==> flow/design.v <==
module signed_mult_1_17 (out, a, b);
	output 	signed  [17:0]	out;
	input 	signed	[17:0] 	a;
	input 	signed	[17:0] 	b;
	wire 	signed	[35:0]	mult_out;
	assign mult_out = a * b;
	assign out = {mult_out[35], mult_out[33:17]};
endmodule
module OneNode(output signed [17:0] u_2_mid,    
	       input clock,		        
	       input reset,		        
	       input signed [17:0] u_hit_mid,   
	       input signed [17:0] u_1_right,   
	       input signed [17:0] u_1_left,     
	       input signed [17:0] u_1_up,      
	       input signed [17:0] u_1_down    
);  
    reg signed [17:0] u_0_mid_temp;		 
    reg signed [17:0] u_1_mid_temp, u_1_right_temp, u_1_left_temp, u_1_up_temp, u_1_down_temp; 
    wire signed [17:0] temp1,temp2, temp3, temp4;
    parameter [17:0] rho = (1<<17)/20; 
    parameter [17:0] eta = (999<<17)/1000;
    always @ (posedge clock) 
    begin
	if (reset == 0)
	begin
	    u_1_mid_temp = u_hit_mid; 
	    u_0_mid_temp = u_1_mid_temp; 
	    u_1_right_temp = 0; 
	    u_1_left_temp = 0;
	    u_1_up_temp = 0;
	    u_1_down_temp = 0;
   	end
        else
	begin
	    u_0_mid_temp = u_1_mid_temp;  
            u_1_mid_temp = u_2_mid;	   
	    u_1_right_temp = u_1_right;   
	    u_1_left_temp = u_1_left;	   
	    u_1_up_temp = u_1_up;         
	    u_1_down_temp = u_1_down;     
	end
    end
    assign  temp1 = u_1_up_temp + u_1_down_temp + u_1_right_temp + u_1_left_temp - (u_1_mid_temp<<<2);
    signed_mult_1_17 mult_1(.out(temp2),
			    .a(temp1),
                            .b(rho)); 
    assign  temp4 = temp2 + (u_1_mid_temp<<<1) - temp3;
    signed_mult_1_17 mult_2(.out(temp3),
			    .a(u_0_mid_temp),
                            .b(eta)); 
    signed_mult_1_17 mult_3(.out(u_2_mid),
			    .a(temp4),
                            .b(eta)); 
endmodule
module multNodes
#(parameter SIZE = 10)
(output signed [SIZE*SIZE*18-1:0] u_2_mid,    
 input clock,
 input reset,		        
 input signed [SIZE*SIZE*18-1:0] u_hit_mid,   
 input signed [SIZE*SIZE*18-1:0] u_1_right,   
 input signed [SIZE*SIZE*18-1:0] u_1_left,     
 input signed [SIZE*SIZE*18-1:0] u_1_up,      
 input signed [SIZE*SIZE*18-1:0] u_1_down     
);
    genvar i,j,k;
    generate
	for (k = 1; k < SIZE-1; k = k + 1) begin: side
		OneNode nodeUp(.u_2_mid(u_2_mid[(((0)*SIZE+(k))*18) +: 18]),
			       .clock(clock),
		               .reset(reset),
	                       .u_hit_mid(u_hit_mid[(((0)*SIZE+(k))*18) +: 18]),
	                       .u_1_right(u_1_right[(((0)*SIZE+(k+1))*18) +: 18]),
	                       .u_1_left(u_1_left[(((0)*SIZE+(k-1))*18) +: 18]),
	                       .u_1_up(18'sd0),
	       	               .u_1_down(u_1_down[(((1)*SIZE+(k))*18) +: 18]));
		OneNode nodeDown(.u_2_mid(u_2_mid[(((SIZE-1)*SIZE+(k))*18) +: 18]),
			         .clock(clock),
		                 .reset(reset),
	                         .u_hit_mid(u_hit_mid[(((SIZE-1)*SIZE+(k))*18) +: 18]),
	                         .u_1_right(u_1_right[(((SIZE-1)*SIZE+(k+1))*18) +: 18]),
	                         .u_1_left(u_1_left[(((SIZE-1)*SIZE+(k-1))*18) +: 18]),
	                         .u_1_up(u_1_up[(((SIZE-2)*SIZE+(k))*18) +: 18]),
	       	                 .u_1_down(18'sd0));
		OneNode nodeLeft(.u_2_mid(u_2_mid[(((k)*SIZE+(0))*18) +: 18]),
			         .clock(clock),
		                 .reset(reset),
	                         .u_hit_mid(u_hit_mid[(((k)*SIZE+(0))*18) +: 18]),
	                         .u_1_right(u_1_right[(((k)*SIZE+(1))*18) +: 18]),
	                         .u_1_left(18'sd0),
	                         .u_1_up(u_1_up[(((k-1)*SIZE+(0))*18) +: 18]),
	       	                 .u_1_down(u_1_down[(((k+1)*SIZE+(0))*18) +: 18]));
		OneNode nodeRight(.u_2_mid(u_2_mid[(((k)*SIZE+(SIZE-1))*18) +: 18]),
			         .clock(clock),
		                 .reset(reset),
	                         .u_hit_mid(u_hit_mid[(((k)*SIZE+(SIZE-1))*18) +: 18]),
	                         .u_1_right(18'sd0),
	                         .u_1_left(u_1_left[(((k)*SIZE+(SIZE-2))*18) +: 18]),
	                         .u_1_up(u_1_up[(((k+1)*SIZE+(SIZE-1))*18) +: 18]),
	       	                 .u_1_down(u_1_down[(((k-1)*SIZE+(SIZE-1))*18) +: 18]));
	end
    endgenerate
    generate
	for (k = 0; k < SIZE; k = k + 10) begin: corner
		OneNode UpLeftCorner(.u_2_mid(u_2_mid[(((0)*SIZE+(k))*18) +: 18]),
			             .clock(clock),
		                     .reset(reset),
	                             .u_hit_mid(u_hit_mid[(((0)*SIZE+(k))*18) +: 18]),
	                             .u_1_right(u_1_right[(((0)*SIZE+(k+1))*18) +: 18]),
	                             .u_1_left(18'sd0),
	                             .u_1_up(18'sd0),
	       	                     .u_1_down(u_1_down[(((1)*SIZE+(k))*18) +: 18]));
		OneNode UpRightCorner(.u_2_mid(u_2_mid[(((k)*SIZE+(SIZE-1))*18) +: 18]),
			             .clock(clock),
		                     .reset(reset),
	                             .u_hit_mid(u_hit_mid[(((k)*SIZE+(SIZE-1))*18) +: 18]),
	                             .u_1_right(18'sd0),
	                             .u_1_left(u_1_left[(((k)*SIZE+(SIZE-2))*18) +: 18]),
	                             .u_1_up(18'sd0),
	       	                     .u_1_down(u_1_down[(((k+1)*SIZE+(SIZE-1))*18) +: 18]));
		OneNode DownLeftCorner(.u_2_mid(u_2_mid[(((SIZE-1)*SIZE+(k))*18) +: 18]),
			               .clock(clock),
		                       .reset(reset),
	                               .u_hit_mid(u_hit_mid[(((SIZE-1)*SIZE+(k))*18) +: 18]),
	                               .u_1_right(u_1_right[(((SIZE-1)*SIZE+(k+1))*18) +: 18]),
	                               .u_1_left(18'sd0),
	                               .u_1_up(u_1_up[(((SIZE-2)*SIZE+(k))*18) +: 18]),
	       	                      .u_1_down(18'sd0));
		OneNode DownRightCorner(.u_2_mid(u_2_mid[(((SIZE-1)*SIZE+(SIZE-1))*18) +: 18]),
			                .clock(clock),
		                        .reset(reset),
	                                .u_hit_mid(u_hit_mid[(((SIZE-1)*SIZE+(SIZE-1))*18) +: 18]),
	                                .u_1_right(18'sd0),
	                                .u_1_left(u_1_left[(((SIZE-1)*SIZE+(SIZE-2))*18) +: 18]),
	                                .u_1_up(u_1_up[(((SIZE-2)*SIZE+(SIZE-1))*18) +: 18]),
	       	                        .u_1_down(18'sd0));
	end
    endgenerate
    generate
	for (i = 1; i < SIZE-1; i = i + 1) begin: row
	    for (j = 1; j < SIZE-1; j = j + 1) begin: col
		OneNode node(.u_2_mid(u_2_mid[(((i)*SIZE+(j))*18) +: 18]),
			     .clock(clock),
		             .reset(reset),
	                     .u_hit_mid(u_hit_mid[(((i)*SIZE+(j))*18) +: 18]),
	                     .u_1_right(u_1_right[(((i)*SIZE+(j+1))*18) +: 18]),
	                     .u_1_left(u_1_left[(((i)*SIZE+(j-1))*18) +: 18]),
	                     .u_1_up(u_1_up[(((i-1)*SIZE+(j))*18) +: 18]),
	       	             .u_1_down(u_1_down[(((i+1)*SIZE+(j))*18) +: 18]));
	    end
	end
    endgenerate
endmodule
module drum_grid
(input clock,
 input reset,                      
 input  [3*3*18-1:0] u_hit,        
 output [3*3*18-1:0] u_out         
);
    localparam SIZE = 3;
    wire signed [SIZE*SIZE*18-1:0] u_2_mid;
    multNodes #(.SIZE(SIZE)) grid(.u_2_mid(u_2_mid),
		  .clock(clock),
 	          .reset(reset),
 	          .u_hit_mid(u_hit),
 	          .u_1_right(u_2_mid),
 	          .u_1_left(u_2_mid),
 	          .u_1_up(u_2_mid),
 	          .u_1_down(u_2_mid));
    assign u_out = u_2_mid;
endmodule
make LEC_CHECK=0 CAP_MARGIN=20 CORE_MARGIN=2 CORE_UTILIZATION=21 GPL_TIMING_DRIVEN=0 MAX_ROUTING_LAYER=met5 PLACE_DENSITY_LB_ADDON=0.01 SETUP_SLACK_MARGIN=5.0 SLEW_MARGIN=20 TNS_END_PERCENT=75 finish   # period 35.2 ns
run.sh (not shown) runs the stock make flow with config.mk's settings and CLKGATE_MAP_FILE=.
Next try:
CORE_UTILIZATION = 71   (was 21)
GPL_TIMING_DRIVEN = not set   (was 0)
MAX_ROUTING_LAYER = not set   (was met5)
PLACE_DENSITY_LB_ADDON = not set   (was 0.01)
SETUP_SLACK_MARGIN = 2.79   (was 5.0)
TNS_END_PERCENT = not set   (was 75)
clock period = 21.8 ns   (was 35.2 ns; I/O delays follow)
Result:
- setup slack is worse by 5.6 ns
- routed wire length falls by 32%
- global-route usage goes up by 23 points
- register-to-register slack is worse by 9.6 ns
- cell count goes down by 26%
- clock-buffer cell count fell by 28
- hold slack improved by 0.029 ns
- via count climbs by 8.2%
- core utilization came out higher by 56 points
- final area decreases by 1.4%

========
== run A ==
// drum_grid: RTL as listed in full above, without the edits since
Settings: LEC_CHECK=0, CAP_MARGIN=5, CORE_MARGIN=2, CORE_UTILIZATION=71, CTS_CLUSTER_DIAMETER=96, SLEW_MARGIN=20; clock period 17.7 ns.
Layout checks on run A: not met. Flow itself completed; violations: setup timing.
What run B does differently from run A at the input level:
- a change of CORE_UTILIZATION from 71 to 62
- a deleted CTS_CLUSTER_DIAMETER that had been 96
- an added PLACE_DENSITY_LB_ADDON of 0.09
- a change of CAP_MARGIN from 5 to 35
- a change of the clock period (ns, I/O delays scaled along) from 17.7 to 14.7
==> comparison <==
Not one of run B and run A finished clean. Run B -> stages 100% | layout checks FAIL | setup timing. On number of cells on the critical path: run B sits above run A. Between run A and run B, the register fraction of the total cell area does not differ in any meaningful way. Compared with run A, run B degrades post-route cell area. Going from run A to run B, post-DP HPWL increased by about 1.4% relative to the old numbers. In run B, the sum of routed wire length over all layers came out about 15% below the value in run A. | maximum number of pins on one net before global-route repair | run B vs run A | 8 lower |. Compared to run A, run B has area added between synthesis and finish 3.1 points higher. Against run A as the reference, run B delivers a lower overall routing resource usage.
Inputs modified between run B and run C:
- PLACE_DENSITY_LB_ADDON removed (was 0.09)
- CAP_MARGIN changed from 35 to 20
- CORE_ASPECT_RATIO newly set to 1.52
- CORE_UTILIZATION changed from 62 to 40
- CTS_CLUSTER_DIAMETER newly set to 317
- the clock period (ns, I/O delays scaled along) changed from 14.7 to 25.0
Notes after the runs:
Number of rows created at floorplan was higher in run C than in run B.
In run C, post-layout worst setup margin is higher than in run B.
Run C was carried through to the last stage, and its layout satisfied the timing, DRC and antenna checks.
Going from run B to run C, via count fell about 14%; combined global-route utilization of all metal layers shows a reduction of 15 points; adder-cell share of the synthesized area shows no meaningful change.
Input-level comparison between run D and run C:
- SETUP_SLACK_MARGIN now -2.0, previously not set
- CTS_CLUSTER_DIAMETER no longer set, was 317
- CORE_ASPECT_RATIO no longer set, was 1.52
- the clock period (ns, I/O delays scaled along) now 24.3, was 25.0
[summary]
- Run D finished every stage; the final checks, however, were not passed, the failures being setup timing.
- Run C completed; timing, DRC and antenna clean
- In run D relative to run C, number of vias in the routed layout had gone down slightly.
- Run D ends up with higher number of clock buffer instances in the layout than run C does.
- Compared with run C, die outline width in run D increased by more than 10%.
- Changes observed in run D relative to run C: signed area change from the synthesized netlist to the final layout +0.25 points; hold slack -0.012 ns; overall routed net length -about 1.2%.
- Reported for run D and run C, count of cell types in the netlist turned out identical to the last digit.
- Utilization: run D vs run C — no meaningful difference
- [run D] pre-CTS setup slack fell 0.29 ns relative to run C

========
Setup of job 3740:
// drum_grid: RTL as listed in full above, without the edits since
clock: 15.4 ns
lec_check: 0
cap_margin: 20
core_aspect_ratio: 1.06
core_margin: 2
core_utilization: 72
cts_cluster_diameter: 289
gpl_timing_driven: 1
max_routing_layer: met5
place_density_lb_addon: 0.28
setup_slack_margin: 5.0
slew_margin: 20
tns_end_percent: 75
Job 3740: GRT-0116 in global routing (5_1_grt) -> run aborted
Edits applied to the flow inputs when going from job 3740 to job 5250:
Settings: CORE_UTILIZATION now 70, was 72; CORE_ASPECT_RATIO no longer set, was 1.06.
Findings:
- As far as post-synthesis chip area from yosys goes, job 5250 and job 3740 are indistinguishable; the numbers are identical.
- Job 5250 never completed; the flow aborted with a tool error in global routing (5_1_grt).
- Number of flip-flops and latches in the synthesized netlist came out exactly the same in job 5250 and job 3740.
- Between job 3740 and job 5250, the XOR/XNOR share of the synthesized area does not differ in any meaningful way.
- Summary of job 5250 over job 3740: core utilization at floorplan down 2.0 points, final weighted congestion in routability-driven placement now larger, estimated wirelength of the detail-placed design went down by 2.6%, die size went up by about 3%, instance tally after logic synthesis held steady.
Changes in job 2368 relative to job 5250:
Settings: removing MAX_ROUTING_LAYER (formerly met5); changing CORE_UTILIZATION from 70 to 40; removing CTS_CLUSTER_DIAMETER (formerly 289); removing SETUP_SLACK_MARGIN (formerly 5.0); removing PLACE_DENSITY_LB_ADDON (formerly 0.28); removing TNS_END_PERCENT (formerly 75); removing GPL_TIMING_DRIVEN (formerly 1); changing the clock period (ns, I/O delays scaled along) from 15.4 to 25.0.
[summary]
Job 2368: no failed stages, no open violations at the end
Summary of job 2368 over job 5250: count of instances resized after the clock tree is built moved down; detailed placer's ending HPWL saw a decrease; gate count of the mapped netlist comparable.
Setup changes, job 2368 to job 7515
Settings: swapping 2 for 7 in CORE_MARGIN; putting ABC_AREA at 1 where nothing was set; putting CTS_CLUSTER_DIAMETER at 317 where nothing was set; putting SETUP_SLACK_MARGIN at 5.0 where nothing was set; putting CORE_ASPECT_RATIO at 1.52 where nothing was set.
## What came out
Job 7515 finished all stages; the layout is clean. Job 2368 ran to completion and came out clean on the timing, DRC and antenna checks. Critical-path cell with the highest stage delay: sky130_fd_sc_hd__fa_1 -> job 7515, sky130_fd_sc_hd__clkdlybuf4s50_1 -> job 2368. Compared to job 2368, job 7515 has non-clock buffer contribution to total cell area 4.3 points higher. Job 2368 and job 7515 ended up with nearly the same routed length on met1. Adder-cell share of the synthesized area on job 7515 is down relative to job 2368. grid.side[1].nodeUp.u_1_mid_temp[1]$_DFF_P_ as the launch point of the worst path was reported by job 7515, and grid.side[1].nodeUp.u_1_mid_temp[0]$_DFF_P_ by job 2368. The flip-flop count of job 2368 and that of job 7515 are within noise of each other. The synthesized cell count of job 7515 exceeds that of job 2368 by 16%. Against job 2368 as the reference, job 7515 delivers a lower critical path depth.
Edits applied to the flow inputs when going from job 7515 to job 6821:
Settings: swapping 40 for 72 in CORE_UTILIZATION; clearing SETUP_SLACK_MARGIN, which used to be 5.0; swapping 7 for 2 in CORE_MARGIN; putting PLACE_DENSITY_LB_ADDON at 0.08 where nothing was set; clearing ABC_AREA, which used to be 1; clearing CORE_ASPECT_RATIO, which used to be 1.52; clearing CTS_CLUSTER_DIAMETER, which used to be 317; swapping 25.0 for 20.3 in the clock period (ns, I/O delays scaled along).
==> results <==
[flow] job 6821 | stages: complete | final checks: fail | reason: setup timing. The lower count of buffers not belonging to the clock network in the layout of job 7515 and job 6821 is in job 7515. When job 6821 is measured against job 7515, its combined flip-flop and latch cell area turns out about 0.65% lower. Compared with job 7515, job 6821 shows a fraction of area in registers that is 0.33 points higher. Against job 7515, setup slack of the critical path after layout in job 6821 came out worse. Job 6821 vs. job 7515: number of antenna violations at the first check in global routing lower; floorplan die area dropped about 50%; vias after detailed routing went down 6.9%; detailed route wirelength on metal3 went up.
